## cpu_top_pipeline
module cpu_top_pipeline (
    input wire clk,
    input wire rst,
    output wire [7:0]  imem_addr,
    input  wire [15:0] imem_data,
    output wire [7:0]  dmem_addr,
    output wire [15:0] dmem_wdata,
    output wire        dmem_we,
    input  wire [15:0] dmem_rdata,
    output wire        halted
);
Size: about 470 flip-flops, ~68 I/O pins, about 0.025 sq mm of cells after synthesis.
clock: 3.73 ns
lec_check: 0
abc_area: 1
cap_margin: 0
core_margin: 2
core_utilization: 72
cts_cluster_diameter: 373
place_density: 0.78
slew_margin: 20
run.sh (not shown) runs the stock make flow with config.mk's settings and CLKGATE_MAP_FILE=.
The baseline finished but fails on setup timing.
Next try:
Settings changed: ABC_AREA 1 to not set, CAP_MARGIN 0 to 20, CORE_UTILIZATION 72 to 58, CTS_CLUSTER_DIAMETER 373 to not set, PLACE_DENSITY 0.78 to not set.
Clock period 3.73 ns to 3.01 ns, I/O delays scaled along.
Result: The changed run completed and failed the layout checks on setup timing. Design area climbs by 2.7%. Clock skew climbs by 0.013 ns. Setup slack got worse by 1.4 ns.
Next try:
Settings changed: CORE_UTILIZATION 58 to 64, SETUP_SLACK_MARGIN set to 0.97.
Clock period 3.01 ns to 3.7 ns, I/O delays scaled along.
Outcome: The changed run finished but fails on setup timing; routed wire length grows by 2.2%; setup slack gets better by 0.88 ns; cell area shrinks by 1.1%; synthesized area is unchanged.
Next try:
Settings changed: CORE_UTILIZATION 64 to 45, PLACE_DENSITY set to 0.6, SETUP_SLACK_MARGIN 0.97 to not set.
Clock period 3.7 ns to 5.31 ns, I/O delays scaled along.
Outcome: With this change the flow completed without violations; routed wire length decreases by a few percent; first-iteration DRC count decreases by about a fifth; worst hold slack is about the same; setup slack gets better by 1.4 ns; count of clock-buffer cells in the layout increases by 8; cell area decreases by roughly a tenth; global-route usage decreases by 13 points; area after synthesis is unchanged; core utilization decreases by 31 points.

job 104:
Starting RTL as in the previous note.
make LEC_CHECK=0 CAP_MARGIN=20 CELL_PAD_IN_SITES_DETAIL_PLACEMENT=0 CELL_PAD_IN_SITES_GLOBAL_PLACEMENT=3 CORE_MARGIN=9 CORE_UTILIZATION=16 CTS_CLUSTER_DIAMETER=99 CTS_CLUSTER_SIZE=94 GPL_ROUTABILITY_DRIVEN=0 PLACE_DENSITY_LB_ADDON=0.16 SLEW_MARGIN=20 TNS_END_PERCENT=45 finish   # period 3.0 ns
Complete run, failing final checks: job 104, reason setup timing.
### job 104 -> job 101
- CTS_CLUSTER_DIAMETER: 99 -> unset
- GPL_ROUTABILITY_DRIVEN: 0 -> unset
- CORE_UTILIZATION: 16 -> 72
- CTS_CLUSTER_SIZE: 94 -> unset
- CELL_PAD_IN_SITES_GLOBAL_PLACEMENT: 3 -> unset
- CELL_PAD_IN_SITES_DETAIL_PLACEMENT: 0 -> unset
- CORE_MARGIN: 9 -> 2
- PLACE_DENSITY: unset -> 0.6
- PLACE_DENSITY_LB_ADDON: 0.16 -> unset
- TNS_END_PERCENT: 45 -> unset
- ABC_AREA: unset -> 1
- the clock period (ns, I/O delays scaled along): 3.0 -> 4.61
Results
Min routed wire length per instance across job 101 and job 104: job 101. | final critical-path setup slack | job 101 vs job 104 | 2.28 ns higher |. Diff job 104 -> job 101: met3 capacity usage during global routing shows an increase of 17 points; logic area went down about 5.6%; cell area fell 13%. Job 101 ends up with higher via count than job 104 does. Job 101 vs. job 104: routed wire length decreased 25%; first-pass GRT wire length decreased 19%. Job 101 was carried through to the last stage, and its layout satisfied the timing, design-rule and antenna checks.

Starting RTL as in the previous note.
## cpu_top_pipeline
module cpu_top_pipeline (
    input wire clk,
    input wire rst,
    output wire [7:0]  imem_addr,
    input  wire [15:0] imem_data,
    output wire [7:0]  dmem_addr,
    output wire [15:0] dmem_wdata,
    output wire        dmem_we,
    input  wire [15:0] dmem_rdata,
    output wire        halted
);
    wire [15:0] if_pc, if_instr;
    wire if_stall, if_flush;
    wire [15:0] id_pc, id_instr;
    wire [3:0] id_opcode, id_rd, id_rs1, id_rs2;
    wire [15:0] id_rs1_data, id_rs2_data, id_imm;
    wire id_reg_write, id_alu_src, id_mem_read, id_mem_write, id_mem_to_reg;
    wire id_branch, id_branch_ne, id_jump;
    wire [3:0] id_alu_op;
    wire id_halt, id_pc_write;
    wire [15:0] ex1_pc, ex1_rs1_data, ex1_rs2_data, ex1_imm;
    wire [3:0] ex1_rd, ex1_rs1, ex1_rs2, ex1_alu_op;
    wire ex1_reg_write, ex1_alu_src, ex1_mem_read, ex1_mem_write, ex1_mem_to_reg;
    wire ex1_branch, ex1_branch_ne;
    wire [15:0] ex1_alu_result, ex1_branch_target;
    wire ex1_zero;
    wire [1:0] forward_a, forward_b;
    wire [15:0] ex1_rs1_fwd, ex1_rs2_fwd;
    wire [15:0] ex2_alu_result, ex2_rs2_data, ex2_branch_target;
    wire [3:0] ex2_rd;
    wire ex2_reg_write, ex2_mem_read, ex2_mem_write, ex2_mem_to_reg;
    wire ex2_branch, ex2_branch_ne, ex2_zero;
    wire [15:0] mem_alu_result, mem_rs2_data, mem_read_data, mem_branch_target;
    wire [3:0] mem_rd;
    wire mem_reg_write, mem_mem_read, mem_mem_write, mem_mem_to_reg;
    wire mem_branch, mem_branch_ne, mem_zero;
    wire [15:0] wb_alu_result, wb_mem_data, wb_write_data;
    wire [3:0] wb_rd;
    wire wb_reg_write, wb_mem_to_reg;
    wire stall_signal, flush_signal;
    wire branch_taken, jump_taken;
    wire [15:0] jump_target;
    wire ifid_write_en;
    reg fetch_stop;
    reg halt_ex1, halt_ex2, halt_mem, halt_wb;
    wire id_halt_go;
    assign halted = halt_wb;
  ...
export LEC_CHECK = 0
export CAP_MARGIN = 0
export CORE_ASPECT_RATIO = 1.65
export CORE_MARGIN = 2
export CORE_UTILIZATION = 27
export GPL_ROUTABILITY_DRIVEN = 1
export MAX_ROUTING_LAYER = met5
export PLACE_DENSITY_LB_ADDON = 0.21
export SLEW_MARGIN = 0
create_clock -name core_clock -period 5.2 [get_ports {clk}]
The starting point completed with no timing, DRC or antenna violations.
Edit:
- CORE_ASPECT_RATIO: 1.65 -> unset
- CORE_UTILIZATION: 27 -> 72
- CTS_CLUSTER_SIZE: unset -> 30
- GPL_ROUTABILITY_DRIVEN: 1 -> unset
- MAX_ROUTING_LAYER: met5 -> unset
- PLACE_DENSITY: unset -> 0.78
- PLACE_DENSITY_LB_ADDON: 0.21 -> unset
- SLEW_MARGIN: 0 -> 20
- clock period: 5.2 -> 4.34 ns (I/O delays scaled with it)
What happened: This time the run reached the layout checks and failed them: negative setup slack. Utilization is higher by 56 points. Setup slack loses 0.81 ns. Critical path depth climbs by 1. Sequential share of layout area drops by 0.71 points. Clock-buffer cell count rose by 7. Flip-flop count is unchanged. Area after synthesis is unchanged. Non-clock buffer count rose by 105. Wire length went down by 3.7%.
Edit:
- ABC_AREA: unset -> 1
- CTS_CLUSTER_SIZE: 30 -> unset
- PLACE_DENSITY: 0.78 -> 0.75
- SETUP_SLACK_MARGIN: unset -> -0.39
- clock period: 4.34 -> 3.79 ns (I/O delays scaled with it)
Effect: The changed run produced a layout that fails on negative setup slack. Worst hold slack degrades by 0.011 ns. Wire length rose by 5.3%. Final area rose by about 0.6%. Non-clock buffer count fell by 111. Core utilization fell by 4.9 points.
Edit:
- CAP_MARGIN: 0 -> 20
- CTS_CLUSTER_SIZE: unset -> 36
- SETUP_SLACK_MARGIN: -0.39 -> -0.14
- clock period: 3.79 -> 3.03 ns (I/O delays scaled with it)
Outcome:
- Now the flow died in global routing (5_1_grt) with ODB-0269
- die size is unchanged
- synthesized cell count stays the same
- synthesized area is unchanged

Setup of run 1:
Starting RTL as in the previous note.
clock: 3.01 ns
lec_check: 0
cap_margin: 20
core_margin: 2
core_utilization: 61
cts_cluster_size: 41
setup_slack_margin: 0.87
slew_margin: 20
[flow] run 1 | stages: complete | final checks: fail | reason: setup timing
What run 2 does differently from run 1 at the input level:
# run 1
export LEC_CHECK = 0
export CAP_MARGIN = 20
export CORE_MARGIN = 2
export CORE_UTILIZATION = 61
export CTS_CLUSTER_SIZE = 41
export SETUP_SLACK_MARGIN = 0.87
export SLEW_MARGIN = 20
create_clock -name core_clock -period 3.01 [get_ports {clk}]
# run 2
export LEC_CHECK = 0
export CAP_MARGIN = 20
export CORE_MARGIN = 2
export CORE_UTILIZATION = 40
export PLACE_DENSITY = 0.6
export SLEW_MARGIN = 20
create_clock -name core_clock -period 5.5 [get_ports {clk}]
==> results <==
In run 2 relative to run 1, die footprint had gone up by more than half. For the effective utilization at floorplan, run 2 came in 22 points lower than run 1 did. Run comparison: run 2 cell group occupying the most layout area registers; run 1 cell group occupying the most layout area combinational gates. Run 2 reached the final stage; the timing, design-rule and antenna checks on its layout passed. Run 2 has more setup slack than run 1. In the reports for run 1 and run 2, the smaller clock-buffer cell count belongs to run 1. Taking run 1 as the reference, in run 2 number of cells on the critical path decreased by 2 relative to the old numbers; data arrival at the endpoint of the critical path up 0.28 ns; final cell count without fillers now smaller; routed wire length now sits lower.
For run 3, these inputs were changed with respect to run 2:
# run 2
export LEC_CHECK = 0
export CAP_MARGIN = 20
export CORE_MARGIN = 2
export CORE_UTILIZATION = 40
export PLACE_DENSITY = 0.6
export SLEW_MARGIN = 20
create_clock -name core_clock -period 5.5 [get_ports {clk}]
# run 3
export LEC_CHECK = 0
export CAP_MARGIN = 20
export CELL_PAD_IN_SITES_DETAIL_PLACEMENT = 1
export CELL_PAD_IN_SITES_GLOBAL_PLACEMENT = 3
export CORE_MARGIN = 9
export CORE_UTILIZATION = 28
export CTS_CLUSTER_DIAMETER = 99
export GPL_ROUTABILITY_DRIVEN = 0
export PLACE_DENSITY_LB_ADDON = 0.16
export SLEW_MARGIN = 20
create_clock -name core_clock -period 5.5 [get_ports {clk}]
## What came out
Changes observed in run 3 relative to run 2: met2 track demand over resource in global routing went down; starting density of the core fell 12 points. Run 3: wire length about 20% above run 2. Run 3: flow completed, timing, DRC and antenna clean. Measured against run 3, the non-clock buffer instance count of the final layout of run 2 comes out at 0.864 times the reference value. Post-layout instance count excluding filler cells, run 3 vs run 2: up by more than 10%.
diff inputs: run 3 => run 4
# run 3
export LEC_CHECK = 0
export CAP_MARGIN = 20
export CELL_PAD_IN_SITES_DETAIL_PLACEMENT = 1
export CELL_PAD_IN_SITES_GLOBAL_PLACEMENT = 3
export CORE_MARGIN = 9
export CORE_UTILIZATION = 28
export CTS_CLUSTER_DIAMETER = 99
export GPL_ROUTABILITY_DRIVEN = 0
export PLACE_DENSITY_LB_ADDON = 0.16
export SLEW_MARGIN = 20
create_clock -name core_clock -period 5.5 [get_ports {clk}]
# run 4
export LEC_CHECK = 0
export CAP_MARGIN = 5
export CORE_MARGIN = 2
export CORE_UTILIZATION = 68
export CTS_CLUSTER_SIZE = 36
export SLEW_MARGIN = 20
create_clock -name core_clock -period 3.01 [get_ports {clk}]
[summary]
Run 3 vs run 4, cell with the largest stage delay on the worst path: sky130_fd_sc_hd__or4_1 vs sky130_fd_sc_hd__or4_4
Across run 3 and run 4, a clean result was obtained everywhere but in run 4.
Final checks on run 4, whose flow otherwise completed, came back failing, citing setup timing.
registers as the area-dominant cell class after layout was reported by run 3, and combinational gates by run 4.
Relative to run 3, setup slack has decreased by 2.31 ns in run 4.
Per the comparison of run 4 with run 3, setup TNS -20.24 ns, wire length -about 4%.
Run 4 against run 3: total routing usage reported by global routing went up, finished layout cell area went up.
